===== design/flow/design.v =====
module uart_rx#(
	parameter CLK_FRE 	= 50,
	parameter UART_RATE = 115200
	) (
	input 				clk,    
	input 				rst_n,
	output 	 			recv_en,	
	output reg 	[ 7:0] 	recv_data,	
	input 				rx_pin 
);
parameter  RATE_CNT = (CLK_FRE * 1000_000 / UART_RATE) - 1;
reg [10:0] clk_cnt;
localparam WAIT = 2'd0, START = 2'd1, RECV = 2'd2, STOP = 2'd3;
reg [1:0] state;
assign recv_en = clk_cnt == RATE_CNT * 3 / 2;
reg [ 7:0] recv_data_r;
reg [ 2:0] recv_cnt;
always@(posedge clk)
	if(!rst_n)begin
		state 		<= WAIT;
		clk_cnt 	<= 0;
		recv_data 	<= 0;
	end
	else
	case(state)
		WAIT:
			if(!rx_pin)begin 
				recv_cnt <= 'd0;
				state <= START;
			end
		START:begin 
			if(clk_cnt == RATE_CNT / 2)begin 
				clk_cnt <= 0;
				state <= RECV;
			end
			else
				clk_cnt <= clk_cnt + 1;
		end
		RECV:begin 
			if(clk_cnt == RATE_CNT)begin 
				clk_cnt <= 0;
				recv_data_r[recv_cnt] <= rx_pin;
				recv_cnt <= recv_cnt + 1;
				state <= (recv_cnt == 7 )?STOP : RECV ;
			end
			else
				clk_cnt <= clk_cnt + 1;
		end
		STOP:begin 
			recv_data <= recv_data_r;
			if(clk_cnt == RATE_CNT * 3 / 2)begin 
				clk_cnt <= 0;
				state <= WAIT;
			end
			else 
				clk_cnt <= clk_cnt + 1;
		end
	endcase
endmodule
module uart_tx#(
	parameter CLK_FRE 	= 50,
	parameter UART_RATE = 115200
	) (
	input 				clk,    
	input 				rst_n,
	input 				send_en ,	
	output 	 			send_busy ,	
	input 		[ 7:0] 	send_data ,	
	output reg 			tx_pin
);
parameter  RATE_CNT = (CLK_FRE * 1000_000 / UART_RATE) - 1;
reg [10:0] clk_cnt;
localparam WAIT = 2'd0, START = 2'd1, SEND = 2'd2, STOP = 2'd3;
reg [1:0] state;
assign send_busy = state != WAIT;
reg [ 7:0] send_data_r;
reg [ 2:0] send_cnt;
always@(posedge clk)
	if(!rst_n)begin
		state 	<= WAIT;
		clk_cnt <= 0;
		tx_pin 	<= 1;
	end
	else
	case(state)
		WAIT:
			if(send_en)begin 
				send_data_r <= send_data;
				send_cnt <= 'd0;
				state <= START;
			end
		START:begin 
			tx_pin <= 0;
			if(clk_cnt == RATE_CNT)begin 
				clk_cnt <= 0;
				state <= SEND;
			end
			else
				clk_cnt <= clk_cnt + 1;
		end
		SEND:begin 
			tx_pin <= send_data_r[send_cnt];
			if(clk_cnt == RATE_CNT)begin 
				clk_cnt <= 0;
				send_cnt <= send_cnt + 1;
				state <= (send_cnt == 7 )?STOP : SEND ;
			end
			else
				clk_cnt <= clk_cnt + 1;
		end
		STOP:begin 
			tx_pin <= 1;
			if(clk_cnt == RATE_CNT)begin 
				clk_cnt <= 0;
				state <= WAIT;
			end
			else
				clk_cnt <= clk_cnt + 1;
		end
	endcase
endmodule
module uart_top (
	input 		clk,    
	input 		rst_n,
	input 		uart_rx,
	output		uart_tx
);
parameter CLK_FRE 		= 50;
parameter UART_RATE 	= 115200;
localparam SEND = 2'd0, WAIT = 2'd1;
reg [1:0] state;
reg  [31:0] wait_cnt;
reg  [ 7:0] send_cnt;
reg  [ 7:0] send_data;
reg  	    send_en;
wire [ 7:0] recv_data;
wire 		recv_en;
wire 		send_busy;
parameter 	ENG_NUM  = 9; 
parameter 	CHE_NUM  = 2; 
parameter 	DATA_NUM = CHE_NUM * 3 + ENG_NUM;  
wire [ DATA_NUM * 8 - 1:0] char_data = {8'hE4,8'hBD,8'hA0,8'hE5,8'hA5,8'hBD,"  World","\r\n"};
wire [ 7:0] char_byte = (send_cnt < DATA_NUM) ? char_data[ (DATA_NUM - 1 - send_cnt) * 8 +: 8] : 8'h00;
always@(posedge clk)
	if(!rst_n)begin
		state 		<= SEND;
		wait_cnt 	<= 0;
		send_cnt 	<= 0;
		send_en 	<= 'b0;
	end
	else
	case(state)
		SEND:begin  
			if(send_cnt == DATA_NUM + 1)begin 
				send_en 	<= 'b0;
				send_cnt 	<=  0;
				state 		<= WAIT;
			end
			else if(!send_busy)begin
				send_en 	<= 'b1;
				send_data 	<= char_byte;
				send_cnt 	<= send_cnt + 1;
			end
		end
		WAIT: 
			if(wait_cnt == CLK_FRE * 1000_000)begin 
				wait_cnt <= 0;
				state <= SEND;
			end
			else begin
				send_en <= recv_en;
				send_data <= recv_data;
				wait_cnt <= wait_cnt + 1;
			end
	endcase
uart_tx #(
	.CLK_FRE 	(CLK_FRE 	),
	.UART_RATE 	(UART_RATE 	)
	)uart_tx_m0(
	.clk 		(clk 		),
	.rst_n 		(rst_n 		),
	.send_en 	(send_en 	),
	.send_busy 	(send_busy 	),
	.send_data 	(send_data 	),
	.tx_pin 	(uart_tx 	)
	);
uart_rx #(
	.CLK_FRE 	(CLK_FRE 	),
	.UART_RATE 	(UART_RATE 	)
	)uart_rx_m0(
	.clk 		(clk 		),
	.rst_n 		(rst_n 		),
	.recv_en 	(recv_en 	),
	.recv_data 	(recv_data 	),
	.rx_pin 	(uart_rx 	)
	);
endmodule

===== design/flow/run.sh =====
#!/bin/bash
# the make line also repeats each setting of config.mk as NAME=value (left out here)
make -C /OpenROAD-flow-scripts/flow DESIGN_CONFIG=/design/flow/config.mk WORK_HOME=/design/flow/orfs CLKGATE_MAP_FILE= finish

===== design/flow/config.mk =====
export PLATFORM = sky130hd
export DESIGN_NAME = uart_top
export DESIGN_NICKNAME = uart_top
export VERILOG_FILES = /design/flow/design.v
export SDC_FILE = /design/flow/constraint.sdc
export NUM_CORES = 4
export LEC_CHECK = 0
export CAP_MARGIN = 20
export CORE_MARGIN = 2
export CORE_UTILIZATION = 67
export CTS_CLUSTER_DIAMETER = 267
export CTS_CLUSTER_SIZE = 15
export SETUP_SLACK_MARGIN = -0.87
export SLEW_MARGIN = 20
export TNS_END_PERCENT = 5

===== design/flow/constraint.sdc =====
create_clock -name core_clock -period 14.0 [get_ports {clk}]
set_input_delay 2.8000 -clock core_clock [delete_from_list [all_inputs] [get_ports {clk}]]
set_output_delay 2.8000 -clock core_clock [all_outputs]
set_load 0.01 [all_outputs]

==> out/summary.log, run 1 <==
INFO  status         status=complete, no violations
INFO  floorplanning  rows=33
INFO  global_route   grt_start_max_net_pins=40
INFO  setup_path     r2r-start=state[1]$_DFF_P_
INFO  logic_synthesis yosys.stat.chipArea=0.00549mm2
INFO  setup_path     crit_path_max_fanout=39
INFO  clock_network  num_cts_buffers=9
INFO  min_path       hold_path.startpoint=send_data[3]$_DFFE_PP_
INFO  global_route   globalRoute.totalOverflow=0
INFO  route          vias=4,106
INFO  floorplanning  floorplan.die.height=94.5um
INFO  setup_path     crit_buf_inv=2
INFO  clock_network  clk_root_buffer_cell=sky130_fd_sc_hd__clkbuf_8
INFO  setup_path     cp_data_arrival_time=4.26ns
INFO  final_timing   final_hold_viol_count=0
INFO  setup_path     timing.critical_path.slowest_stage_cell=sky130_fd_sc_hd__a21oi_1
INFO  logic_synthesis synth-xor-area-share=9.41%
INFO  clock_network  htree_levels=3
INFO  route          drt-pass1-iter-count=5
INFO  clock_network  post_cts_hold_buffer_count=0
INFO  clock_network  max-clock-path-buffers=2
INFO  setup_path     rr_endpoint=wait_cnt[15]$_SDFFE_PN0P_
INFO  logic_synthesis edf_count=30
INFO  setup_path     req_time_crit_path=14.01ns
INFO  logic_synthesis synth_area_leader_cell=sky130_fd_sc_hd__dfxtp_1
INFO  power_and_ir_drop power_frac_seq=54.4%
INFO  logic_synthesis muxShareOfSynthArea=3.44%
INFO  route          first_iter_violations=138
INFO  logic_synthesis synthCells=594
INFO  logic_synthesis synth_cell_type_count=56
INFO  logic_synthesis top_cell=sky130_fd_sc_hd__dfxtp_1
INFO  setup_path     setup.worst_path.end_class=flip-flop
INFO  setup_path     crit_type=in -> reg
INFO  setup_path     path_cells=clkdlybuf4s50_1, buf_4, nand3_1, a21oi_1
INFO  job            log.warning_count=41
INFO  route          num_antenna_cells=0
INFO  clock_network  clkLatencyLatePin=0.36ns
INFO  place          port-buffer-count=3
INFO  min_path       whs_endpoint=uart_tx_m0.send_data_r[3]$_DFFE_PP_
INFO  power_and_ir_drop power.sequential.total=0.396mW
INFO  clock_network  clock_sinks=110
INFO  logic_synthesis dominantRegCellSynth=sky130_fd_sc_hd__dfxtp_1
INFO  logic_synthesis yosysWarnings=3
INFO  place          dp.final_hpwl=7090um
INFO  clock_network  tritoncts=yes
INFO  power_and_ir_drop p_int=0.517mW
INFO  setup_path     r2r.worst_path.cells=5
INFO  logic_synthesis yosys.area_share.aoi=8.57%
INFO  place          gpl.final_weighted_congestion=0.832
INFO  final_timing   share_of_the_cycle_needed_by_the_critical_path_after_routing=30.4%
INFO  floorplanning  core_density_at_floorplan=67.8%
INFO  logic_synthesis postSynthSeqShare=45.6%
INFO  power_and_ir_drop power_frac_clock=26.0%
INFO  power_and_ir_drop power.clock.total=0.189mW
INFO  final_timing   worst_slew_pin_slew=0.832ns
INFO  cells_and_area finish.net_count=613
INFO  floorplanning  chipArea=0.00893mm2
INFO  floorplanning  dieWidth=94.5um
INFO  logic_synthesis netlist_top_cells_count=sky130_fd_sc_hd__dfxtp_1 (80), sky130_fd_sc_hd__nor2_1 (75), sky130_fd_sc_hd__nand2_1 (52)
INFO  global_route   groute.usage.overall=23.1%
INFO  clock_network  worst_setup_hold_path_clk_slew=0.10ns
INFO  power_and_ir_drop p_leak=2.05nW
INFO  power_and_ir_drop power-per-cell-area=126mW/mm2
INFO  route          post_drt_via_cell_ratio=5.88
INFO  final_timing   drv_slew=0
INFO  job            max_cap_viol_count=0
INFO  final_timing   post_route_worst_hold_slack=0.432ns
INFO  power_and_ir_drop comb_power_share=19.5%
INFO  logic_synthesis synth.avg_cell_area=9.24um2
INFO  clock_network  cts_setup_buffers=0
INFO  min_path       holdPathStages=0
INFO  clock_network  number_of_resized_instances_in_the_post_cts_repair_step=0
INFO  logic_synthesis yosys-stat-cells=594
INFO  final_timing   slew-limit-headroom=44.1%
INFO  route          antenna_left=0
INFO  power_and_ir_drop maxPowerGroup=sequential cells
INFO  logic_synthesis synth-simple-area-share=24.5%
INFO  global_route   grt_pass1_vias=3,777
INFO  cells_and_area synthToLayoutAreaGrowth=5.20%
INFO  final_timing   setup_repair_after_global_routing_missed_its_margin=false
INFO  setup_path     endpoint=uart_rx_m0.recv_data_r[7]$_DFFE_PP_
INFO  place          place_area=0.00558mm2
INFO  route          routedWlPerCell=14.3um
INFO  final_timing   max_freq=235MHz
INFO  logic_synthesis adder_and_majority_gate_portion_of_the_synthesized_area=5.20%
INFO  final_timing   post_route_minimum_period=4.25ns
INFO  logic_synthesis post-synth-top-area-fraction=29.2%
INFO  cells_and_area postLayoutCellArea=0.00577mm2
INFO  power_and_ir_drop totalPowerFinal=0.728mW
INFO  setup_path     worstSetupStartpointType=input port
INFO  floorplanning  core_area=0.00809mm2
INFO  logic_synthesis ys_ff=110
INFO  logic_synthesis top_logic_kind=simple AND/OR/NAND/NOR gates
INFO  setup_path     critical-path-max-stage-delay=0.56ns
INFO  power_and_ir_drop power.switching=0.210mW
INFO  setup_path     critPathTopFamily=buffers and inverters
INFO  route          drc_violation_count_after_routing=0
INFO  setup_path     worst-path-stages=4
INFO  power_and_ir_drop power_switching_share=28.9%
INFO  logic_synthesis synth_async_sr_flop_share=0%
INFO  final_timing   totalNegativeSetupSlack=0ns
INFO  global_route   grt_first_pass_wirelength=16,600um
INFO  setup_path     critical_path.startpoint=rst_n
INFO  logic_synthesis mappedNetlistNets=619
INFO  global_route   antenna_found_initial=0
INFO  logic_synthesis area_leaders=sky130_fd_sc_hd__dfxtp_1 (29%), sky130_fd_sc_hd__edfxtp_1 (16%), sky130_fd_sc_hd__xor2_1 (6.7%)
INFO  min_path       holdCritPathClass=reg -> reg
INFO  floorplanning  design.portCount=4
INFO  route          route.final.wire_length=9970um
INFO  logic_synthesis syn-cell-area=0.00549mm2
INFO  final_timing   fin_worst_skew=0.00943ns
INFO  setup_path     timing.reg2reg.setup_slack=11.57ns
INFO  power_and_ir_drop worst_ir_drop_vdd=0.0678mV
INFO  power_and_ir_drop pg_comb=0.142mW
INFO  cells_and_area nFillCells=632
INFO  final_timing   finalSetupViolations=0
==> per-layer routing <==
| layer | GRT usage (%) | vias up | share of wire, % |
|---|---|---|---|
| met1 | 29.4 | 1946 | 46 |
| met4 | 8.21 | 0 | 1.7 |
| li1 | - | 2068 | - |
| met5 | 0 | - | 0 |
| met2 | 39.4 | 71 | 49 |
| met3 | 4.31 | 21 | 3.4 |
==> final cells by class <==
class	instances	area [um2]	area share, %
clock buffers	9	124	2.15
clock inverters	7	72.6	1.26
inverters	22	82.6	1.43
multi-input cells	439	2810	48.6
flip-flops and latches	110	2500	43.3
well taps	105	131	2.28
repair buffers	6	52.6	0.910
==> stage by stage <==
stage / instances / worst slack [ns] / utilization [%]
2_1_floorplan: 594 / 9.87 / -
3_3_place_gp: 682 / 9.38 / 68.9
3_5_place_dp: 682 / 9.33 / 68.9
4_1_cts: 698 / 9.75 / 71.4
5_1_grt: 698 / 9.61 / 71.4
6_report: 698 / 9.75 / 71.4
==> inputs of run 2 (changes only) <==
Settings changed: CELL_PAD_IN_SITES_DETAIL_PLACEMENT set to 0, CORE_ASPECT_RATIO set to 0.57, CORE_UTILIZATION 67 to 63, CTS_CLUSTER_DIAMETER 267 to 320, CTS_CLUSTER_SIZE 15 to 40, PLACE_DENSITY_LB_ADDON set to 0.06, SETUP_SLACK_MARGIN -0.87 to 0.27, SLEW_MARGIN 20 to 10, TNS_END_PERCENT 5 to 20.
Clock period 14.0 ns to 6.52 ns, I/O delays scaled along.
==> run 2 against run 1 <==
Net effect: flip-flop count is the same; power grew 140%; core utilization shrank 1.3 points; count of clock-buffer cells in the layout grew 6; largest cell class unchanged; critical path type unchanged; final cell count grew 0.43%; sequential power grew 120%; wire length grew 9.5%; critical path depth grew 1; clock power grew to 2.8 times the previous value; clock skew shrank 0.0033 ns; via count grew 0.85%.
==> out/summary.log, run 2 <==
INFO  setup_path     path_cells=clkdlybuf4s50_1, buf_4, o21ai_2, buf_4, nor2_1
INFO  power_and_ir_drop pg_comb=0.320mW
INFO  floorplanning  design.portCount=4
INFO  place          dp.final_hpwl=7700um
INFO  final_timing   share_of_the_cycle_needed_by_the_critical_path_after_routing=46.1%
INFO  min_path       holdPathStages=0
INFO  final_timing   fin_worst_skew=0.00614ns
INFO  floorplanning  rows=25
INFO  global_route   grt_pass1_vias=3,594
INFO  clock_network  number_of_resized_instances_in_the_post_cts_repair_step=0
INFO  place          gpl.final_weighted_congestion=0.857
INFO  place          port-buffer-count=3
INFO  setup_path     r2r.worst_path.cells=8
INFO  setup_path     endpoint=send_data[4]$_DFFE_PP_
INFO  power_and_ir_drop totalPowerFinal=1.71mW
INFO  cells_and_area postLayoutCellArea=0.00587mm2
INFO  final_timing   drv_slew=0
INFO  clock_network  cts_setup_buffers=0
INFO  setup_path     setup.worst_path.end_class=flip-flop
INFO  route          routedWlPerCell=15.6um
INFO  clock_network  htree_levels=3
INFO  power_and_ir_drop p_leak=2.10nW
INFO  setup_path     crit_buf_inv=3
INFO  logic_synthesis top_logic_kind=simple AND/OR/NAND/NOR gates
INFO  global_route   antenna_found_initial=0
INFO  clock_network  worst_setup_hold_path_clk_slew=0.07ns
INFO  min_path       whs_endpoint=uart_tx_m0.send_data_r[6]$_DFFE_PP_
INFO  clock_network  clock_sinks=110
INFO  cells_and_area postLayoutCoreUtil=70.0%
INFO  setup_path     r2r-start=wait_cnt[1]$_SDFFE_PN0P_
INFO  final_timing   worst_slew_pin_slew=0.821ns
INFO  logic_synthesis synth-simple-area-share=24.5%
INFO  setup_path     crit_path_max_fanout=39
INFO  clock_network  clkLatencyLatePin=0.35ns
INFO  setup_path     worstSetupStartpointType=input port
INFO  power_and_ir_drop power.clock.total=0.538mW
INFO  final_timing   finalSetupViolations=0
INFO  logic_synthesis post-synth-top-area-fraction=29.2%
INFO  route          first_iter_violations=317
INFO  logic_synthesis adder_and_majority_gate_portion_of_the_synthesized_area=5.20%
INFO  logic_synthesis top_cell=sky130_fd_sc_hd__dfxtp_1
INFO  cells_and_area final-comb-area=0.00281mm2
INFO  place          place_area=0.00558mm2
INFO  clock_network  clk_root_buffer_cell=sky130_fd_sc_hd__clkbuf_16
INFO  global_route   grt_first_pass_wirelength=17,900um
INFO  logic_synthesis synthCells=594
INFO  cells_and_area finish.net_count=613
INFO  setup_path     rr_endpoint=send_data[4]$_DFFE_PP_
INFO  min_path       hold_path.startpoint=send_data[6]$_DFFE_PP_
INFO  power_and_ir_drop power-per-cell-area=292mW/mm2
INFO  route          vias=4,141
INFO  logic_synthesis yosys.stat.chipArea=0.00549mm2
INFO  logic_synthesis postSynthSeqShare=45.6%
INFO  setup_path     timing.critical_path.slowest_stage_cell=sky130_fd_sc_hd__nor2_1
INFO  logic_synthesis syn-cell-area=0.00549mm2
INFO  clock_network  tritoncts=yes
INFO  clock_network  num_cts_buffers=9
INFO  logic_synthesis synth.avg_cell_area=9.24um2
INFO  logic_synthesis synth_area_leader_cell=sky130_fd_sc_hd__dfxtp_1
INFO  setup_path     crit_type=in -> reg
INFO  floorplanning  floorplan.die.height=74.5um
INFO  final_timing   post_route_minimum_period=3.00ns
INFO  cells_and_area synthToLayoutAreaGrowth=6.93%
INFO  logic_synthesis area_leaders=sky130_fd_sc_hd__dfxtp_1 (29%), sky130_fd_sc_hd__edfxtp_1 (16%), sky130_fd_sc_hd__xor2_1 (6.7%)
INFO  global_route   globalRoute.totalOverflow=0
INFO  cells_and_area nFillCells=657
INFO  logic_synthesis mappedNetlistNets=619
INFO  final_timing   setup_repair_after_global_routing_missed_its_margin=false
INFO  power_and_ir_drop worst_ir_drop_vdd=0.147mV
INFO  setup_path     worst-path-stages=5
INFO  setup_path     critPathMostFrequentCell=sky130_fd_sc_hd__buf_4
INFO  route          post_drt_via_cell_ratio=5.91
INFO  power_and_ir_drop power.sequential.total=0.857mW
INFO  final_timing   final_hold_viol_count=0
INFO  floorplanning  core_density_at_floorplan=65.5%
INFO  final_timing   totalNegativeSetupSlack=0ns
INFO  logic_synthesis synth_async_sr_flop_share=0%
INFO  route          drc_violation_count_after_routing=0
INFO  power_and_ir_drop power_frac_seq=50.0%
INFO  logic_synthesis synth-xor-area-share=9.41%
INFO  setup_path     timing.reg2reg.setup_slack=4.03ns
INFO  setup_path     critical_path.startpoint=rst_n
INFO  power_and_ir_drop p_int=1.24mW
INFO  setup_path     critical-path-max-stage-delay=0.52ns
INFO  logic_synthesis dominantRegCellSynth=sky130_fd_sc_hd__dfxtp_1
INFO  job            max_cap_viol_count=0
INFO  min_path       holdCritPathClass=reg -> reg
INFO  status         status=complete, no violations
INFO  final_timing   post_route_worst_hold_slack=0.420ns
INFO  floorplanning  core_area=0.00838mm2
INFO  logic_synthesis yosys.area_share.aoi=8.57%
INFO  logic_synthesis yosysWarnings=3
INFO  logic_synthesis muxShareOfSynthArea=3.44%
INFO  cells_and_area seqCellArea=0.00250mm2
INFO  power_and_ir_drop power_frac_clock=31.4%
INFO  global_route   groute.usage.overall=24.2%
INFO  global_route   grt_start_max_net_pins=40
INFO  clock_network  post_cts_hold_buffer_count=0
INFO  final_timing   slew-limit-headroom=44.9%
INFO  route          antenna_left=0
INFO  floorplanning  chipArea=0.00950mm2
INFO  route          route.final.wire_length=10,900um
INFO  power_and_ir_drop maxPowerGroup=sequential cells
INFO  logic_synthesis yosys-stat-cells=594
INFO  power_and_ir_drop comb_power_share=18.7%
INFO  route          drt-pass1-iter-count=6
INFO  route          num_antenna_cells=0
INFO  setup_path     req_time_crit_path=6.51ns
INFO  power_and_ir_drop power_switching_share=27.5%
INFO  floorplanning  dieWidth=128um
INFO  logic_synthesis netlist_top_cells_count=sky130_fd_sc_hd__dfxtp_1 (80), sky130_fd_sc_hd__nor2_1 (75), sky130_fd_sc_hd__nand2_1 (52)
INFO  job            log.warning_count=39
INFO  setup_path     cp_data_arrival_time=2.99ns
INFO  logic_synthesis edf_count=30
INFO  power_and_ir_drop power.switching=0.471mW
INFO  setup_path     critPathTopFamily=buffers and inverters
INFO  logic_synthesis synth_cell_type_count=56
INFO  final_timing   max_freq=333MHz
INFO  clock_network  max-clock-path-buffers=2
INFO  logic_synthesis ys_ff=110
run 2: cell type report:
cell class | instances | share of cell area, %
clock inverters | 1 | 0.512
repair buffers | 6 | 0.895
clock buffers | 15 | 4.39
flip-flops and latches | 110 | 42.6
well taps | 108 | 2.30
inverters | 22 | 1.41
multi-input cells | 439 | 47.9
run 2: per-stage QoR:
step,setup slack [ns],cells
CTS,3.53,701
floorplan,3.89,594
global placement,3.19,685
global route,3.44,701
finish,3.52,701
detailed placement,3.17,685
run 2: layer usage:
metal | part of all wire [%] | routed length, um | track usage, % | up-vias
li1 | - | - | - | 2068
met1 | 52 | 5670 | 37.2 | 1936
met2 | 40 | 4380 | 32.7 | 121
met3 | 6.8 | 745 | 7.27 | 16
met4 | 1.1 | 115 | 6.84 | 0
met5 | 0 | 0 | 0 | -
==> inputs of run 3 (changes only) <==
Settings changed: CORE_UTILIZATION 63 to 62, CTS_CLUSTER_SIZE 40 to 97, PLACE_DENSITY set to 0.38, PLACE_DENSITY_LB_ADDON 0.06 to unset, SETUP_SLACK_MARGIN 0.27 to -0.56, TNS_END_PERCENT 20 to 15.
Clock period 6.52 ns to 5.91 ns, I/O delays scaled along.
==> run 3 against run 2 <==
Net effect: core utilization decreased by 0.089 points; clock skew decreased by 0.0012 ns; critical path depth decreased by 1; combinational power increased by 11%; design area increased by 0.62%; clock power increased by 15%; critical path type unchanged.
==> out/summary.log, run 3 <==
INFO  place          gpl.final_weighted_congestion=0.900
INFO  floorplanning  rows=25
INFO  power_and_ir_drop power_switching_share=27.5%
INFO  setup_path     endpoint=send_data[4]$_DFFE_PP_
INFO  logic_synthesis adder_and_majority_gate_portion_of_the_synthesized_area=5.20%
INFO  logic_synthesis synth_async_sr_flop_share=0%
INFO  logic_synthesis dominantRegCellSynth=sky130_fd_sc_hd__dfxtp_1
INFO  clock_network  tritoncts=yes
INFO  job            max_cap_viol_count=0
INFO  logic_synthesis area_leaders=sky130_fd_sc_hd__dfxtp_1 (29%), sky130_fd_sc_hd__edfxtp_1 (16%), sky130_fd_sc_hd__xor2_1 (6.7%)
INFO  final_timing   final_hold_viol_count=0
INFO  clock_network  number_of_resized_instances_in_the_post_cts_repair_step=0
INFO  logic_synthesis yosys.area_share.aoi=8.57%
INFO  clock_network  htree_levels=3
INFO  place          port-buffer-count=3
INFO  global_route   grt_first_pass_wirelength=18,700um
INFO  clock_network  clk_root_buffer_cell=sky130_fd_sc_hd__clkbuf_16
INFO  setup_path     critPathTopFamily=buffers and inverters
INFO  logic_synthesis syn-cell-area=0.00549mm2
INFO  logic_synthesis top_logic_kind=simple AND/OR/NAND/NOR gates
INFO  clock_network  cts_setup_buffers=0
INFO  final_timing   max_freq=318MHz
INFO  logic_synthesis synth_cell_type_count=56
INFO  final_timing   post_route_minimum_period=3.14ns
INFO  clock_network  clock_sinks=110
INFO  setup_path     crit_type=in -> reg
INFO  final_timing   finalSetupViolations=0
INFO  clock_network  num_cts_buffers=9
INFO  min_path       holdCritPathClass=reg -> reg
INFO  logic_synthesis ys_ff=110
INFO  setup_path     crit_path_max_fanout=21
INFO  logic_synthesis yosys-stat-cells=594
INFO  setup_path     critical-path-max-stage-delay=0.98ns
INFO  logic_synthesis top_cell=sky130_fd_sc_hd__dfxtp_1
INFO  floorplanning  core_area=0.00845mm2
INFO  logic_synthesis muxShareOfSynthArea=3.44%
INFO  logic_synthesis synth.avg_cell_area=9.24um2
INFO  power_and_ir_drop maxPowerGroup=sequential cells
INFO  global_route   groute.usage.overall=25.3%
INFO  clock_network  clkLatencyLatePin=0.34ns
INFO  logic_synthesis edf_count=30
INFO  global_route   antenna_found_initial=0
INFO  min_path       holdPathStages=0
INFO  setup_path     worstSetupStartpointType=input port
INFO  setup_path     r2r.worst_path.cells=6
INFO  floorplanning  design.portCount=4
INFO  global_route   grt_start_max_net_pins=33
INFO  power_and_ir_drop power.switching=0.527mW
INFO  setup_path     path_cells=clkdlybuf4s50_1, buf_4, o21ai_2, nor2_1
INFO  cells_and_area nFillCells=656
INFO  route          drc_violation_count_after_routing=0
INFO  power_and_ir_drop comb_power_share=18.5%
INFO  cells_and_area seqCellArea=0.00250mm2
INFO  place          place_area=0.00559mm2
INFO  floorplanning  dieWidth=129um
INFO  clock_network  max-clock-path-buffers=2
INFO  logic_synthesis postSynthSeqShare=45.6%
INFO  setup_path     timing.reg2reg.setup_slack=3.34ns
INFO  setup_path     worst-path-stages=4
INFO  logic_synthesis synth-simple-area-share=24.5%
INFO  power_and_ir_drop power.sequential.total=0.944mW
INFO  min_path       whs_endpoint=uart_tx_m0.send_data_r[6]$_DFFE_PP_
INFO  cells_and_area finish.net_count=614
INFO  final_timing   fin_worst_skew=0.00495ns
INFO  cells_and_area postLayoutCellArea=0.00591mm2
INFO  global_route   grt_pass1_vias=3,649
INFO  power_and_ir_drop p_int=1.39mW
INFO  clock_network  post_cts_hold_buffer_count=0
INFO  route          vias=4,170
INFO  setup_path     timing.critical_path.slowest_stage_cell=sky130_fd_sc_hd__clkdlybuf4s50_1
INFO  final_timing   totalNegativeSetupSlack=0ns
INFO  power_and_ir_drop power.clock.total=0.618mW
INFO  setup_path     cp_data_arrival_time=3.12ns
INFO  cells_and_area synthToLayoutAreaGrowth=7.59%
INFO  logic_synthesis mappedNetlistNets=619
INFO  cells_and_area final-comb-area=0.00281mm2
INFO  final_timing   setup_repair_after_global_routing_missed_its_margin=false
INFO  global_route   globalRoute.totalOverflow=0
INFO  setup_path     critical_path.startpoint=rst_n
INFO  final_timing   slew-limit-headroom=45.1%
INFO  clock_network  worst_setup_hold_path_clk_slew=0.07ns
INFO  route          num_antenna_cells=0
INFO  logic_synthesis netlist_top_cells_count=sky130_fd_sc_hd__dfxtp_1 (80), sky130_fd_sc_hd__nor2_1 (75), sky130_fd_sc_hd__nand2_1 (52)
INFO  setup_path     setup.worst_path.end_class=flip-flop
INFO  power_and_ir_drop power-per-cell-area=324mW/mm2
INFO  min_path       hold_path.startpoint=send_data[6]$_DFFE_PP_
INFO  route          post_drt_via_cell_ratio=5.94
INFO  power_and_ir_drop worst_ir_drop_vdd=0.195mV
INFO  route          drt-pass1-iter-count=4
INFO  job            log.warning_count=41
INFO  place          dp.final_hpwl=8050um
INFO  power_and_ir_drop power_frac_seq=49.3%
INFO  logic_synthesis synth_area_leader_cell=sky130_fd_sc_hd__dfxtp_1
INFO  setup_path     req_time_crit_path=5.89ns
INFO  power_and_ir_drop p_leak=2.12nW
INFO  route          antenna_left=0
INFO  route          first_iter_violations=294
INFO  logic_synthesis synthCells=594
INFO  setup_path     crit_buf_inv=2
INFO  logic_synthesis synth-xor-area-share=9.41%
INFO  setup_path     r2r-start=send_cnt[0]$_SDFFE_PN0P_
INFO  setup_path     rr_endpoint=send_data[3]$_DFFE_PP_
INFO  final_timing   share_of_the_cycle_needed_by_the_critical_path_after_routing=53.2%
INFO  route          route.final.wire_length=11,300um
INFO  power_and_ir_drop power_frac_clock=32.2%
INFO  status         status=complete, no violations
INFO  logic_synthesis yosysWarnings=3
INFO  logic_synthesis post-synth-top-area-fraction=29.2%
INFO  route          routedWlPerCell=16.1um
INFO  power_and_ir_drop pg_comb=0.354mW
INFO  floorplanning  core_density_at_floorplan=65.0%
INFO  floorplanning  chipArea=0.00965mm2
INFO  final_timing   worst_slew_pin_slew=0.822ns
INFO  logic_synthesis yosys.stat.chipArea=0.00549mm2
INFO  floorplanning  floorplan.die.height=75.0um
INFO  final_timing   drv_slew=0
[run 3: per-layer routing]
layer / vias up / share of wire, % / GRT usage (%)
li1: 2078 / - / -
met1: 1979 / 55 / 40.3
met2: 103 / 38 / 33.8
met3: 10 / 5.6 / 5.83
met4: 0 / 0.84 / 7.00
met5: - / 0 / 0
[run 3: final cells by class]
cell class,instances,share of cell area (%)
Clock inverter,2,0.169
Multi-Input combinational cell,439,47.6
Sequential cell,110,42.4
Inverter,22,1.40
Timing Repair Buffer,7,1.02
Tap cell,108,2.29
Clock buffer,14,5.19
[run 3: through the flow]
| step | setup WS [ns] | instances | power [mW] | hold slack [ns] | utilization [%] |
|---|---|---|---|---|---|
| global route | 2.66 | 702 | 2.02 | 0.428 | 69.9 |
| CTS | 2.82 | 702 | 1.92 | 0.420 | 69.9 |
| global placement | 2.52 | 686 | 1.30 | 0.406 | 66.2 |
| finish | 2.77 | 702 | 1.92 | 0.420 | 69.9 |
| detailed placement | 2.45 | 686 | 1.30 | 0.407 | 66.2 |
| floorplan | 3.40 | 594 | 1.21 | 0.400 | - |
==> inputs of run 4 (changes only) <==
Settings changed: CELL_PAD_IN_SITES_DETAIL_PLACEMENT 0 to unset, CORE_ASPECT_RATIO 0.57 to 0.91, CORE_UTILIZATION 62 to 72, CTS_CLUSTER_DIAMETER 320 to 28, PLACE_DENSITY 0.38 to 0.37, SETUP_SLACK_MARGIN -0.56 to 0.93, SLEW_MARGIN 10 to 20, TNS_END_PERCENT 15 to unset.
Clock period 5.91 ns to 3.12 ns, I/O delays scaled along.
==> run 4 against run 3 <==
Net effect: combinational power is 100% higher; clock skew increased by 0.0051 ns; setup slack worse by 1.8 ns; synthesized cell count unchanged; area after synthesis unchanged; sequential power grew about 90%; critical path type is now reg -> reg; critical endpoint is now uart_tx_m0.send_cnt[0]$_SDFFCE_PN0P_; highest routed layer unchanged.
==> out/summary.log, run 4 <==
INFO  final_timing   worst_slew_pin_slew=0.811ns
INFO  logic_synthesis synth_area_leader_cell=sky130_fd_sc_hd__dfxtp_1
INFO  place          port-buffer-count=3
INFO  min_path       whs_endpoint=uart_tx_m0.send_data_r[7]$_DFFE_PP_
INFO  final_timing   fin_worst_skew=0.0101ns
INFO  floorplanning  chipArea=0.00834mm2
INFO  clock_network  max-clock-path-buffers=2
INFO  place          place_area=0.00558mm2
INFO  floorplanning  core_density_at_floorplan=73.9%
INFO  route          post_drt_via_cell_ratio=6.06
INFO  logic_synthesis synth_async_sr_flop_share=0%
INFO  final_timing   slew-limit-headroom=45.5%
INFO  job            max_cap_viol_count=0
INFO  final_timing   share_of_the_cycle_needed_by_the_critical_path_after_routing=69.8%
INFO  setup_path     worst-path-stages=6
INFO  floorplanning  design.portCount=4
INFO  min_path       hold_path.startpoint=send_data[7]$_DFFE_PP_
INFO  setup_path     rr_endpoint=uart_tx_m0.send_cnt[0]$_SDFFCE_PN0P_
INFO  setup_path     setup.worst_path.end_class=flip-flop
INFO  global_route   antenna_found_initial=0
INFO  logic_synthesis top_logic_kind=simple AND/OR/NAND/NOR gates
INFO  setup_path     critPathTopFamily=simple AND/OR/NAND/NOR gates
INFO  setup_path     critical-path-max-stage-delay=0.52ns
INFO  setup_path     r2r-start=uart_tx_m0.clk_cnt[1]$_SDFFE_PN0P_
INFO  power_and_ir_drop comb_power_share=21.6%
INFO  global_route   globalRoute.totalOverflow=0
INFO  floorplanning  dieWidth=95.5um
INFO  logic_synthesis synthCells=594
INFO  setup_path     timing.reg2reg.setup_slack=0.94ns
INFO  power_and_ir_drop power_frac_seq=54.3%
INFO  place          place.detailed.instances=675
INFO  final_timing   final_hold_viol_count=0
INFO  power_and_ir_drop maxPowerGroup=sequential cells
INFO  clock_network  num_cts_buffers=9
INFO  setup_path     critical_path.startpoint=uart_tx_m0.clk_cnt[1]$_SDFFE_PN0P_
INFO  min_path       holdCritPathClass=reg -> reg
INFO  final_timing   max_freq=459MHz
INFO  global_route   grt_first_pass_wirelength=17,200um
INFO  logic_synthesis adder_and_majority_gate_portion_of_the_synthesized_area=5.20%
INFO  logic_synthesis syn-cell-area=0.00549mm2
INFO  power_and_ir_drop power_frac_clock=24.1%
INFO  power_and_ir_drop p_leak=2.11nW
INFO  logic_synthesis area_leaders=sky130_fd_sc_hd__dfxtp_1 (29%), sky130_fd_sc_hd__edfxtp_1 (16%), sky130_fd_sc_hd__xor2_1 (6.7%)
INFO  power_and_ir_drop power.clock.total=0.793mW
INFO  logic_synthesis synth_cell_type_count=56
INFO  clock_network  htree_levels=3
INFO  cells_and_area postLayoutCellArea=0.00588mm2
INFO  clock_network  clkLatencyLatePin=0.37ns
INFO  setup_path     cp_data_arrival_time=2.27ns
INFO  logic_synthesis top_cell=sky130_fd_sc_hd__dfxtp_1
INFO  clock_network  clk_root_buffer_cell=sky130_fd_sc_hd__clkbuf_8
INFO  clock_network  worst_setup_hold_path_clk_slew=0.10ns
INFO  route          first_iter_violations=233
INFO  setup_path     crit_path_max_fanout=4
INFO  status         status=complete, no violations
INFO  logic_synthesis dominantRegCellSynth=sky130_fd_sc_hd__dfxtp_1
INFO  floorplanning  floorplan.die.height=87.3um
INFO  logic_synthesis ys_ff=110
INFO  cells_and_area layoutNonFillerInstCount=698
INFO  cells_and_area synthToLayoutAreaGrowth=7.18%
INFO  route          routedWlPerCell=15.1um
INFO  final_timing   drv_slew=0
INFO  cells_and_area seqCellArea=0.00251mm2
INFO  logic_synthesis synth-simple-area-share=24.5%
INFO  setup_path     worstSetupStartpointType=flip-flop
INFO  final_timing   post_route_minimum_period=2.18ns
INFO  cells_and_area finish.net_count=622
INFO  power_and_ir_drop power.switching=0.993mW
INFO  global_route   grt_pass1_vias=3,775
INFO  cells_and_area final-comb-area=0.00286mm2
INFO  route          num_antenna_cells=0
INFO  logic_synthesis post-synth-top-area-fraction=29.2%
INFO  logic_synthesis synth-xor-area-share=9.41%
INFO  logic_synthesis postSynthSeqShare=45.6%
INFO  power_and_ir_drop pg_comb=0.712mW
INFO  power_and_ir_drop p_int=2.30mW
INFO  global_route   groute.usage.overall=26.1%
INFO  route          drt-pass1-iter-count=6
INFO  clock_network  tritoncts=yes
INFO  logic_synthesis netlist_top_cells_count=sky130_fd_sc_hd__dfxtp_1 (80), sky130_fd_sc_hd__nor2_1 (75), sky130_fd_sc_hd__nand2_1 (52)
INFO  setup_path     r2r.worst_path.cells=6
INFO  logic_synthesis yosys.stat.chipArea=0.00549mm2
INFO  logic_synthesis muxShareOfSynthArea=3.44%
INFO  min_path       holdPathStages=0
INFO  route          drc_violation_count_after_routing=0
INFO  floorplanning  rows=30
INFO  place          gpl.final_weighted_congestion=0.814
INFO  global_route   grt_start_max_net_pins=40
INFO  logic_synthesis yosys.area_share.aoi=8.57%
INFO  power_and_ir_drop power_switching_share=30.2%
INFO  power_and_ir_drop power-per-cell-area=560mW/mm2
INFO  power_and_ir_drop power.sequential.total=1.79mW
INFO  route          vias=4,233
INFO  place          dp.final_hpwl=7380um
INFO  setup_path     crit_buf_inv=1
INFO  cells_and_area postLayoutCoreUtil=79.2%
INFO  setup_path     req_time_crit_path=3.21ns
INFO  final_timing   finalSetupViolations=0
INFO  final_timing   setup_repair_after_global_routing_missed_its_margin=true
INFO  job            log.warning_count=42
INFO  setup_path     endpoint=uart_tx_m0.send_cnt[0]$_SDFFCE_PN0P_
INFO  route          route.final.wire_length=10,600um
INFO  route          antenna_left=0
INFO  logic_synthesis mappedNetlistNets=619
INFO  clock_network  clock_sinks=110
INFO  setup_path     timing.critical_path.slowest_stage_cell=sky130_fd_sc_hd__or4_4
INFO  setup_path     path_cells=inv_2, ha_4, or4b_4, or4_4, mux2i_1, and3_4
INFO  logic_synthesis yosys-stat-cells=594
INFO  setup_path     crit_type=reg -> reg
INFO  logic_synthesis synth.avg_cell_area=9.24um2
INFO  final_timing   totalNegativeSetupSlack=0ns
INFO  floorplanning  core_area=0.00743mm2
INFO  cells_and_area nFillCells=491
INFO  power_and_ir_drop worst_ir_drop_vdd=0.336mV
INFO  logic_synthesis edf_count=30
INFO  logic_synthesis yosysWarnings=3
INFO  final_timing   post_route_worst_hold_slack=0.436ns
run 4: area by class of cell:
class,instances,share of cell area (%)
Multi-Input combinational cell,439,48.6
Clock buffer,10,2.34
Sequential cell,110,42.6
Clock inverter,6,0.723
Tap cell,96,2.04
Timing Repair Buffer,15,2.23
Inverter,22,1.40
run 4: metal layers:
metal | vias up | GRT usage, % | wire [um]
li1 | 2088 | - | -
met1 | 2017 | 34.3 | 4880
met2 | 107 | 44.2 | 5080
met3 | 21 | 4.42 | 396
met4 | 0 | 8.05 | 199
met5 | - | 0 | 0
run 4: timing repair:
action                                  4_1_cts  5_1_grt
hold buffers                                  0        0
endpoints found under the setup margin       34       50
buffers inserted                              0        7
pin swaps                                     1        2
resized                                       7       11
run 4: stage by stage:
step	setup slack [ns]	total power [mW]
after floorplan	0.935	2.28
after global placement	0.690	2.41
after detailed placement	0.656	2.47
after CTS	0.936	3.26
after global routing	0.906	3.45
final	0.942	3.29
==> inputs of run 5 (changes only) <==
Settings changed: CAP_MARGIN 20 to 0, CORE_ASPECT_RATIO 0.91 to 0.69, CTS_CLUSTER_DIAMETER 28 to 400, CTS_CLUSTER_SIZE 97 to 10, PLACE_DENSITY 0.37 to unset, PLACE_DENSITY_LB_ADDON set to 0.12, SETUP_SLACK_MARGIN 0.93 to 0.92, SLEW_MARGIN 20 to 30.
==> run 5 against run 4 <==
Net effect: first-iteration DRC count grew 57%; worst hold slack lost 0.0093 ns; die area grew 0.13%; setup slack gained 0.050 ns; combinational power grew 2%; synthesized cell count is the same; count of clock-buffer cells in the layout is the same; fmax grew 2.3%; clock power grew 6.3%; critical path type unchanged; power grew 1.6%; largest power group unchanged.
==> out/summary.log, run 5 <==
INFO  final_timing   finalSetupViolations=0
INFO  min_path       holdCritPathClass=reg -> reg
INFO  global_route   grt_pass1_vias=4,016
INFO  logic_synthesis yosys-stat-cells=594
INFO  power_and_ir_drop p_int=2.34mW
INFO  route          route.final.wire_length=11,700um
INFO  cells_and_area synthToLayoutAreaGrowth=6.70%
INFO  global_route   antenna_found_initial=0
INFO  logic_synthesis netlist_top_cells_count=sky130_fd_sc_hd__dfxtp_1 (80), sky130_fd_sc_hd__nor2_1 (75), sky130_fd_sc_hd__nand2_1 (52)
INFO  final_timing   post_route_minimum_period=2.13ns
INFO  route          vias=4,331
INFO  logic_synthesis synth-xor-area-share=9.41%
INFO  setup_path     timing.critical_path.slowest_stage_cell=sky130_fd_sc_hd__or4bb_1
INFO  route          drc_violation_count_after_routing=0
INFO  cells_and_area final-comb-area=0.00285mm2
INFO  power_and_ir_drop power_frac_seq=53.1%
INFO  final_timing   max_freq=470MHz
INFO  setup_path     r2r.worst_path.cells=5
INFO  global_route   globalRouteMet3Util=7.10%
INFO  clock_network  clock_sinks=110
INFO  global_route   grt_util_met1=42.2%
INFO  power_and_ir_drop totalPowerFinal=3.35mW
INFO  setup_path     critical-path-max-stage-delay=0.56ns
INFO  power_and_ir_drop maxPowerGroup=sequential cells
INFO  clock_network  post_cts_hold_buffer_count=0
INFO  setup_path     setup.worst_path.end_class=flip-flop
INFO  floorplanning  chipArea=0.00835mm2
INFO  cells_and_area nFillCells=483
INFO  job            max_cap_viol_count=0
INFO  setup_path     endpoint=uart_rx_m0.clk_cnt[2]$_SDFFE_PN0P_
INFO  min_path       hold_path.startpoint=send_data[7]$_DFFE_PP_
INFO  logic_synthesis top_cell=sky130_fd_sc_hd__dfxtp_1
INFO  route          first_iter_violations=366
INFO  final_timing   final_hold_viol_count=0
INFO  logic_synthesis synth_async_sr_flop_share=0%
INFO  floorplanning  dieWidth=109um
INFO  setup_path     crit_buf_inv=0
INFO  global_route   top_usage_layer=met2
INFO  global_route   grtUsageMet2=44.6%
INFO  floorplanning  rows=26
INFO  floorplanning  core_density_at_floorplan=74.3%
INFO  final_timing   drv_slew=0
INFO  clock_network  num_cts_buffers=9
INFO  logic_synthesis muxShareOfSynthArea=3.44%
INFO  logic_synthesis postSynthSeqShare=45.6%
INFO  final_timing   post_route_worst_hold_slack=0.427ns
INFO  power_and_ir_drop power.clock.total=0.843mW
INFO  route          routedWlPerCell=16.8um
INFO  logic_synthesis post-synth-top-area-fraction=29.2%
INFO  place          port-buffer-count=3
INFO  setup_path     worst-path-stages=5
INFO  setup_path     req_time_crit_path=3.38ns
INFO  global_route   groute.usage.overall=29.5%
INFO  place          place.detailed.instances=679
INFO  final_timing   slew-limit-headroom=52.0%
INFO  logic_synthesis yosys.stat.chipArea=0.00549mm2
INFO  job            log.warning_count=40
INFO  setup_path     worstSetupStartpointType=flip-flop
INFO  logic_synthesis edf_count=30
INFO  setup_path     critical_path.startpoint=uart_rx_m0.clk_cnt[6]$_SDFFE_PN0P_
INFO  logic_synthesis mappedNetlistNets=619
INFO  final_timing   totalNegativeSetupSlack=0ns
INFO  logic_synthesis top_logic_kind=simple AND/OR/NAND/NOR gates
INFO  clock_network  tritoncts=yes
INFO  logic_synthesis dominantRegCellSynth=sky130_fd_sc_hd__dfxtp_1
INFO  floorplanning  design.portCount=4
INFO  route          antenna_left=0
INFO  setup_path     crit_type=reg -> reg
INFO  final_timing   worst_slew_pin_slew=0.714ns
INFO  logic_synthesis synth_area_leader_cell=sky130_fd_sc_hd__dfxtp_1
INFO  global_route   grt_start_max_net_pins=33
INFO  power_and_ir_drop power.switching=1.00mW
INFO  setup_path     crit_path_max_fanout=8
INFO  route          num_antenna_cells=0
INFO  min_path       whs_endpoint=uart_tx_m0.send_data_r[7]$_DFFE_PP_
INFO  global_route   grt_first_pass_wirelength=19,200um
INFO  final_timing   share_of_the_cycle_needed_by_the_critical_path_after_routing=68.2%
INFO  floorplanning  floorplan.die.height=76.5um
INFO  logic_synthesis synthCells=594
INFO  place          dp.final_hpwl=8360um
INFO  logic_synthesis yosys.area_share.aoi=8.57%
INFO  logic_synthesis synth-simple-area-share=24.5%
INFO  setup_path     r2r-start=uart_rx_m0.clk_cnt[6]$_SDFFE_PN0P_
INFO  cells_and_area seqCellArea=0.00251mm2
INFO  global_route   globalRoute.totalOverflow=0
INFO  logic_synthesis yosysWarnings=3
INFO  clock_network  htree_levels=3
INFO  setup_path     cp_data_arrival_time=2.39ns
INFO  power_and_ir_drop comb_power_share=21.7%
INFO  power_and_ir_drop worst_ir_drop_vdd=0.396mV
INFO  place          gpl.final_weighted_congestion=0.896
INFO  clock_network  clk_root_buffer_cell=sky130_fd_sc_hd__clkbuf_8
INFO  power_and_ir_drop power-per-cell-area=571mW/mm2
INFO  min_path       holdPathStages=0
INFO  setup_path     path_cells=or4bb_1, nor4b_1, a31oi_1, o21ai_2, nor2_1
INFO  logic_synthesis area_leaders=sky130_fd_sc_hd__dfxtp_1 (29%), sky130_fd_sc_hd__edfxtp_1 (16%), sky130_fd_sc_hd__xor2_1 (6.7%)
INFO  final_timing   fin_worst_skew=0.00604ns
INFO  status         status=complete, no violations
INFO  clock_network  worst_setup_hold_path_clk_slew=0.10ns
INFO  setup_path     critPathTopFamily=simple AND/OR/NAND/NOR gates
INFO  logic_synthesis synth_cell_type_count=56
INFO  power_and_ir_drop power_switching_share=30.0%
INFO  logic_synthesis synth.avg_cell_area=9.24um2
INFO  clock_network  clkLatencyLatePin=0.38ns
INFO  power_and_ir_drop power_frac_clock=25.2%
INFO  setup_path     timing.reg2reg.setup_slack=0.99ns
INFO  power_and_ir_drop power.sequential.total=1.78mW
INFO  power_and_ir_drop p_leak=2.10nW
INFO  route          drt-pass1-iter-count=6
INFO  route          post_drt_via_cell_ratio=6.21
INFO  logic_synthesis adder_and_majority_gate_portion_of_the_synthesized_area=5.20%
INFO  floorplanning  core_area=0.00738mm2
INFO  cells_and_area finish.net_count=619
INFO  final_timing   setup_repair_after_global_routing_missed_its_margin=false
INFO  power_and_ir_drop pg_comb=0.725mW
INFO  logic_synthesis ys_ff=110
INFO  setup_path     rr_endpoint=uart_rx_m0.clk_cnt[2]$_SDFFE_PN0P_
INFO  clock_network  max-clock-path-buffers=2
INFO  logic_synthesis syn-cell-area=0.00549mm2
INFO  cells_and_area layoutNonFillerInstCount=697
## run 5: metal layers
metal,wire length [um],vias to the layer above
met5,0,-
met4,233,0
met3,845,27
met2,5250,167
met1,5360,2053
li1,-,2084
## run 5: through the flow
stage | area [um2] | utilization, % | setup slack (ns)
2_1_floorplan | 5490 | - | 0.935
3_3_place_gp | 5600 | 75.8 | 0.732
3_5_place_dp | 5600 | 75.8 | 0.671
4_1_cts | 5800 | 78.5 | 0.913
5_1_grt | 5860 | 79.3 | 0.923
6_report | 5860 | 79.3 | 0.991
## run 5: layout make-up
type | count | share of cell area, %
Clock buffer | 10 | 2.18
Timing Repair Buffer | 12 | 1.88
Sequential cell | 110 | 42.8
Inverter | 22 | 1.41
Clock inverter | 6 | 1.03
Tap cell | 98 | 2.09
Multi-Input combinational cell | 439 | 48.6
## run 5: repair_timing
item,in CTS,in global routing
gates resized,4,11
endpoints found under the hold margin,0,0
buffers inserted,0,2
gates cloned,0,0
setup endpoints to repair,21,64
pin swaps,0,1
==> inputs of run 6 (changes only) <==
Settings changed: CAP_MARGIN 0 to 20, CORE_ASPECT_RATIO 0.69 to unset, CORE_UTILIZATION 72 to 40, CTS_CLUSTER_DIAMETER 400 to unset, CTS_CLUSTER_SIZE 10 to unset, PLACE_DENSITY_LB_ADDON 0.12 to unset, SETUP_SLACK_MARGIN 0.92 to 0.3, SLEW_MARGIN 30 to 20.
Clock period 3.12 ns to 5.61 ns, I/O delays scaled along.
==> run 6 against run 5 <==
Net effect: register-to-register slack better by 2.2 ns; critical path depth is 1 lower; non-clock buffer count shrank 6; combinational power is 51% lower; die area is 76% higher; critical endpoint is now uart_rx_m0.recv_data_r[5]$_DFFE_PP_; largest power group unchanged; first-iteration DRC count decreased by 32%; largest cell class unchanged.
==> out/summary.log, run 6 <==
INFO  min_path       holdCritPathClass=reg -> reg
INFO  logic_synthesis synth.avg_cell_area=9.24um2
INFO  logic_synthesis synth_async_sr_flop_share=0%
INFO  setup_path     timing.reg2reg.setup_slack=3.21ns
INFO  final_timing   finalSetupViolations=0
INFO  logic_synthesis dominantRegCellSynth=sky130_fd_sc_hd__dfxtp_1
INFO  clock_network  clock_sinks=110
INFO  cells_and_area nFillCells=1,288
INFO  place          dp.final_hpwl=6980um
INFO  cells_and_area seqCellArea=0.00250mm2
INFO  route          route.final.wire_length=9960um
INFO  route          post_drt_via_cell_ratio=5.20
INFO  job            log.warning_count=39
INFO  route          routedWlPerCell=12.9um
INFO  route          antenna_left=0
INFO  floorplanning  core_area=0.0133mm2
INFO  floorplanning  design.portCount=4
INFO  final_timing   share_of_the_cycle_needed_by_the_critical_path_after_routing=47.6%
INFO  logic_synthesis yosysWarnings=3
INFO  logic_synthesis netlist_top_cells_count=sky130_fd_sc_hd__dfxtp_1 (80), sky130_fd_sc_hd__nor2_1 (75), sky130_fd_sc_hd__nand2_1 (52)
INFO  floorplanning  dieWidth=121um
INFO  logic_synthesis synth_cell_type_count=56
INFO  clock_network  post_cts_hold_buffer_count=0
INFO  clock_network  cts_setup_buffers=0
INFO  final_timing   setup_repair_after_global_routing_missed_its_margin=false
INFO  status         status=complete, no violations
INFO  min_path       whs_endpoint=uart_tx_m0.send_data_r[4]$_DFFE_PP_
INFO  logic_synthesis edf_count=30
INFO  power_and_ir_drop worst_ir_drop_vdd=0.149mV
INFO  setup_path     rr_endpoint=uart_tx_m0.clk_cnt[9]$_SDFFE_PN0P_
INFO  clock_network  number_of_resized_instances_in_the_post_cts_repair_step=0
INFO  final_timing   slew-limit-headroom=48.5%
INFO  power_and_ir_drop pg_comb=0.353mW
INFO  power_and_ir_drop comb_power_share=17.9%
INFO  logic_synthesis postSynthSeqShare=45.6%
INFO  power_and_ir_drop power.sequential.total=0.987mW
INFO  logic_synthesis top_logic_kind=simple AND/OR/NAND/NOR gates
INFO  clock_network  worst_setup_hold_path_clk_slew=0.07ns
INFO  setup_path     worstSetupStartpointType=input port
INFO  clock_network  clkLatencyLatePin=0.35ns
INFO  global_route   grt_start_max_net_pins=40
INFO  floorplanning  chipArea=0.0147mm2
INFO  route          num_antenna_cells=0
INFO  final_timing   final.setup.worst_slack=2.94ns
INFO  cells_and_area final-comb-area=0.00281mm2
INFO  logic_synthesis ys_ff=110
INFO  final_timing   final_hold_viol_count=0
INFO  min_path       hold_path.startpoint=send_data[4]$_DFFE_PP_
INFO  cells_and_area finish.net_count=613
INFO  setup_path     crit_type=in -> reg
INFO  place          dpl_worst_slack=2.58ns
INFO  setup_path     r2r-start=uart_tx_m0.clk_cnt[0]$_SDFFE_PN0P_
INFO  setup_path     critical-path-max-stage-delay=0.62ns
INFO  route          drc_violation_count_after_routing=0
INFO  logic_synthesis mappedNetlistNets=619
INFO  power_and_ir_drop p_leak=2.10nW
INFO  setup_path     req_time_crit_path=5.59ns
INFO  logic_synthesis synthCells=594
INFO  power_and_ir_drop power_frac_seq=50.0%
INFO  power_and_ir_drop power.clock.total=0.633mW
INFO  logic_synthesis synth-xor-area-share=9.41%
INFO  place          gpl.final_weighted_congestion=0.821
INFO  setup_path     crit_path_max_fanout=39
INFO  floorplanning  core_density_at_floorplan=41.1%
INFO  power_and_ir_drop maxPowerGroup=sequential cells
INFO  global_route   grt_first_pass_wirelength=17,400um
INFO  floorplanning  floorplan.die.height=121um
INFO  power_and_ir_drop power-per-cell-area=331mW/mm2
INFO  power_and_ir_drop power_frac_clock=32.1%
INFO  logic_synthesis area_leaders=sky130_fd_sc_hd__dfxtp_1 (29%), sky130_fd_sc_hd__edfxtp_1 (16%), sky130_fd_sc_hd__xor2_1 (6.7%)
INFO  clock_network  tritoncts=yes
INFO  logic_synthesis yosys.stat.chipArea=0.00549mm2
INFO  setup_path     timing.critical_path.slowest_stage_cell=sky130_fd_sc_hd__a21oi_1
INFO  global_route   groute.usage.overall=14.7%
INFO  final_timing   post_route_minimum_period=2.67ns
INFO  final_timing   drv_slew=0
INFO  global_route   grt_pass1_vias=3,680
INFO  logic_synthesis yosys-stat-cells=594
INFO  cells_and_area synthToLayoutAreaGrowth=8.66%
INFO  place          place_area=0.00567mm2
INFO  logic_synthesis top_cell=sky130_fd_sc_hd__dfxtp_1
INFO  route          vias=3,997
INFO  final_timing   fin_worst_skew=0.0129ns
INFO  final_timing   totalNegativeSetupSlack=0ns
INFO  global_route   globalRoute.totalOverflow=0
INFO  job            max_cap_viol_count=0
INFO  logic_synthesis post-synth-top-area-fraction=29.2%
INFO  logic_synthesis muxShareOfSynthArea=3.44%
INFO  power_and_ir_drop p_int=1.43mW
INFO  cells_and_area postLayoutCoreUtil=44.7%
INFO  setup_path     r2r.worst_path.cells=5
INFO  clock_network  htree_levels=3
INFO  clock_network  num_cts_buffers=9
INFO  clock_network  max-clock-path-buffers=2
INFO  final_timing   max_freq=375MHz
INFO  floorplanning  rows=42
INFO  logic_synthesis yosys.area_share.aoi=8.57%
INFO  logic_synthesis adder_and_majority_gate_portion_of_the_synthesized_area=5.20%
INFO  setup_path     endpoint=uart_rx_m0.recv_data_r[5]$_DFFE_PP_
INFO  logic_synthesis syn-cell-area=0.00549mm2
INFO  logic_synthesis synth-simple-area-share=24.5%
INFO  logic_synthesis synth_area_leader_cell=sky130_fd_sc_hd__dfxtp_1
INFO  clock_network  clk_root_buffer_cell=sky130_fd_sc_hd__clkbuf_16
INFO  global_route   antenna_found_initial=0
INFO  route          first_iter_violations=249
INFO  setup_path     cp_data_arrival_time=2.65ns
INFO  setup_path     crit_buf_inv=2
INFO  cells_and_area postLayoutCellArea=0.00596mm2
INFO  power_and_ir_drop power.switching=0.540mW
INFO  place          port-buffer-count=3
INFO  final_timing   worst_slew_pin_slew=0.773ns
INFO  setup_path     worst-path-stages=4
INFO  setup_path     path_cells=clkdlybuf4s50_1, buf_4, nand3_1, a21oi_1
INFO  power_and_ir_drop power_switching_share=27.4%
INFO  min_path       holdPathStages=0
INFO  route          drt-pass1-iter-count=4
INFO  setup_path     critical_path.startpoint=rst_n
INFO  setup_path     critPathTopFamily=buffers and inverters
INFO  power_and_ir_drop totalPowerFinal=1.97mW
INFO  setup_path     setup.worst_path.end_class=flip-flop
## run 6: per-stage QoR
step                      cells  hold slack [ns]
after floorplan             594            0.400
after global placement      753            0.407
after detailed placement    753            0.405
after CTS                   769            0.416
after global routing        769            0.428
final                       769            0.415
## run 6: layer usage
metal	GRT usage, %	wire, um	vias to the layer above
met5	0	0	-
met1	19.5	4860	1866
met2	22.9	4640	64
met3	4.98	357	5
li1	-	-	2062
met4	3.95	97	0
## run 6: cell type report
class,count,area share [%]
clock buffer,10,3.84
clock inverter,6,1.15
inverter,22,1.38
multi-input combinational,439,47.1
sequential,110,42.0
tap,176,3.69
timing repair buffer,6,0.881
==> inputs of run 7 (changes only) <==
Settings changed: ABC_AREA set to 1, CORE_UTILIZATION 40 to 72, CTS_CLUSTER_DIAMETER set to 400, CTS_CLUSTER_SIZE set to 86, PLACE_DENSITY_LB_ADDON set to 0.09, SETUP_SLACK_MARGIN 0.3 to 2.24.
Clock period 5.61 ns to 10.3 ns, I/O delays scaled along.
==> run 7 against run 6 <==
Net effect: highest routed layer unchanged; register-to-register slack better by 4.7 ns; via count is 25% higher; global-route usage grew 14 points; count of clock-buffer cells in the layout stayed put; die area shrank 38%; wire length is 20% higher; area after synthesis grew 8.8%; largest cell class unchanged; final cell count increased by 16%; combinational power shrank 24%; critical path depth rose by 1; sequential share of layout area down 2.3 points.
==> out/summary.log, run 7 <==
INFO  status         status=complete, no violations
INFO  floorplanning  design.portCount=4
INFO  global_route   grt_start_max_net_pins=29
INFO  power_and_ir_drop comb_power_share=24.3%
INFO  setup_path     crit_type=in -> reg
INFO  logic_synthesis area_leaders=sky130_fd_sc_hd__dfxtp_1 (27%), sky130_fd_sc_hd__edfxtp_1 (15%), sky130_fd_sc_hd__nand2_1 (9.2%)
INFO  floorplanning  floorplan.die.height=95.1um
INFO  power_and_ir_drop power-per-cell-area=175mW/mm2
INFO  clock_network  number_of_resized_instances_in_the_post_cts_repair_step=0
INFO  final_timing   final_hold_viol_count=0
INFO  setup_path     r2r.worst_path.cells=7
INFO  power_and_ir_drop p_int=0.738mW
INFO  setup_path     setup.worst_path.end_class=flip-flop
INFO  route          routedWlPerCell=13.5um
INFO  setup_path     crit_path_max_fanout=28
INFO  power_and_ir_drop pg_comb=0.268mW
INFO  logic_synthesis mappedNetlistNets=799
INFO  setup_path     rr_endpoint=send_data[1]$_DFFE_PP_
INFO  logic_synthesis yosys-stat-cells=774
INFO  route          antenna_left=0
INFO  power_and_ir_drop worst_ir_drop_vdd=0.102mV
INFO  place          gpl.final_weighted_congestion=0.931
INFO  logic_synthesis top_logic_kind=simple AND/OR/NAND/NOR gates
INFO  logic_synthesis top_cell=sky130_fd_sc_hd__nand2_1
INFO  global_route   groute.usage.overall=28.3%
INFO  final_timing   post_route_worst_hold_slack=0.414ns
INFO  setup_path     worstSetupStartpointType=input port
INFO  logic_synthesis dominantRegCellSynth=sky130_fd_sc_hd__dfxtp_1
INFO  global_route   grt_util_met1=35.8%
INFO  floorplanning  rows=33
INFO  logic_synthesis muxShareOfSynthArea=0.168%
INFO  power_and_ir_drop totalPowerFinal=1.10mW
INFO  power_and_ir_drop power.sequential.total=0.551mW
INFO  place          place_area=0.00609mm2
INFO  logic_synthesis synth-xor-area-share=4.23%
INFO  place          dp.final_hpwl=8960um
INFO  setup_path     timing.critical_path.slowest_stage_cell=sky130_fd_sc_hd__nor3_1
INFO  final_timing   finalSetupViolations=0
INFO  setup_path     critical_path.startpoint=rst_n
INFO  final_timing   fin_worst_skew=0.0147ns
INFO  logic_synthesis yosys.stat.chipArea=0.00597mm2
INFO  global_route   grt_pass1_vias=4,589
INFO  logic_synthesis edf_count=30
INFO  power_and_ir_drop power.clock.total=0.284mW
INFO  global_route   globalRoute.totalOverflow=0
INFO  logic_synthesis synth_area_leader_cell=sky130_fd_sc_hd__dfxtp_1
INFO  final_timing   post_route_minimum_period=3.99ns
INFO  clock_network  post_cts_hold_buffer_count=0
INFO  cells_and_area layoutNonFillerInstCount=890
INFO  clock_network  tritoncts=yes
INFO  route          drc_violation_count_after_routing=0
INFO  setup_path     timing.reg2reg.setup_slack=7.89ns
INFO  cells_and_area seqCellArea=0.00250mm2
INFO  global_route   grtUsageMet2=49.2%
INFO  setup_path     crit_buf_inv=4
INFO  logic_synthesis ys_ff=110
INFO  power_and_ir_drop power.switching=0.366mW
INFO  global_route   grt_first_pass_wirelength=20,400um
INFO  route          post_drt_via_cell_ratio=5.60
INFO  power_and_ir_drop p_leak=2.51nW
INFO  logic_synthesis adder_and_majority_gate_portion_of_the_synthesized_area=4.61%
INFO  job            log.warning_count=39
INFO  clock_network  clkLatencyLatePin=0.38ns
INFO  logic_synthesis yosysWarnings=3
INFO  power_and_ir_drop power_frac_seq=49.9%
INFO  clock_network  worst_setup_hold_path_clk_slew=0.11ns
INFO  logic_synthesis synth_cell_type_count=50
INFO  power_and_ir_drop power_frac_clock=25.8%
INFO  clock_network  clk_root_buffer_cell=sky130_fd_sc_hd__clkbuf_8
INFO  setup_path     critical-path-max-stage-delay=0.78ns
INFO  final_timing   totalNegativeSetupSlack=0ns
INFO  global_route   globalRouteMet3Util=5.53%
INFO  logic_synthesis synth_async_sr_flop_share=0%
INFO  final_timing   drv_slew=0
INFO  min_path       hold_path.startpoint=send_data[1]$_DFFE_PP_
INFO  cells_and_area finish.net_count=805
INFO  cells_and_area final-comb-area=0.00304mm2
INFO  setup_path     req_time_crit_path=10.32ns
INFO  logic_synthesis synthCells=774
INFO  min_path       holdPathStages=0
INFO  floorplanning  core_area=0.00813mm2
INFO  setup_path     path_cells=clkdlybuf4s50_1, buf_4, inv_1, buf_4, nor3_1
INFO  final_timing   setup_repair_after_global_routing_missed_its_margin=false
INFO  clock_network  cts_setup_buffers=0
INFO  place          port-buffer-count=3
INFO  route          first_iter_violations=383
INFO  floorplanning  chipArea=0.00904mm2
INFO  floorplanning  dieWidth=95.1um
INFO  cells_and_area postLayoutCoreUtil=77.6%
INFO  final_timing   final.setup.worst_slack=6.31ns
INFO  setup_path     cp_data_arrival_time=4.00ns
INFO  setup_path     worst-path-stages=5
INFO  place          dpl_worst_slack=5.96ns
INFO  route          vias=4,981
INFO  logic_synthesis yosys.area_share.aoi=8.63%
INFO  global_route   top_usage_layer=met2
INFO  route          route.final.wire_length=12,000um
INFO  final_timing   share_of_the_cycle_needed_by_the_critical_path_after_routing=38.7%
INFO  cells_and_area synthToLayoutAreaGrowth=5.66%
INFO  setup_path     r2r-start=send_cnt[0]$_SDFFE_PN0P_
INFO  min_path       holdCritPathClass=reg -> reg
INFO  cells_and_area nFillCells=595
INFO  job            max_cap_viol_count=0
INFO  floorplanning  core_density_at_floorplan=73.4%
INFO  clock_network  clock_sinks=110
INFO  power_and_ir_drop power_switching_share=33.2%
INFO  min_path       whs_endpoint=uart_tx_m0.send_data_r[1]$_DFFE_PP_
INFO  setup_path     endpoint=uart_tx_m0.send_data_r[5]$_DFFE_PP_
INFO  final_timing   slew-limit-headroom=33.8%
INFO  route          num_antenna_cells=0
INFO  global_route   antenna_found_initial=0
INFO  final_timing   max_freq=251MHz
INFO  power_and_ir_drop maxPowerGroup=sequential cells
INFO  logic_synthesis syn-cell-area=0.00597mm2
INFO  route          drt-pass1-iter-count=5
INFO  logic_synthesis synth.avg_cell_area=7.71um2
INFO  clock_network  num_cts_buffers=9
INFO  setup_path     critPathTopFamily=buffers and inverters
INFO  logic_synthesis postSynthSeqShare=41.9%
INFO  clock_network  max-clock-path-buffers=2
INFO  cells_and_area postLayoutCellArea=0.00631mm2
INFO  clock_network  htree_levels=3
INFO  logic_synthesis netlist_top_cells_count=sky130_fd_sc_hd__nand2_1 (146), sky130_fd_sc_hd__nor2_1 (117), sky130_fd_sc_hd__inv_1 (86)
INFO  setup_path     critPathMostFrequentCell=sky130_fd_sc_hd__buf_4
INFO  place          place.detailed.instances=874
INFO  logic_synthesis synth-simple-area-share=33.3%
INFO  final_timing   worst_slew_pin_slew=0.985ns
INFO  logic_synthesis post-synth-top-area-fraction=26.8%
## run 7: final cells by class
cell class / count / share of cell area (%)
clock buffers: 10 / 2.02
clock inverters: 6 / 1.49
inverters: 98 / 5.83
multi-input cells: 556 / 48.2
flip-flops and latches: 110 / 39.7
well taps: 105 / 2.08
repair buffers: 5 / 0.714
## run 7: metal layers
metal / share of wire (%) / routed length [um]
met5: 0 / 0
met4: 1.6 / 193
met3: 4.9 / 589
met2: 50 / 5930
met1: 44 / 5260
Power is estimated from default activity; no workload was simulated.
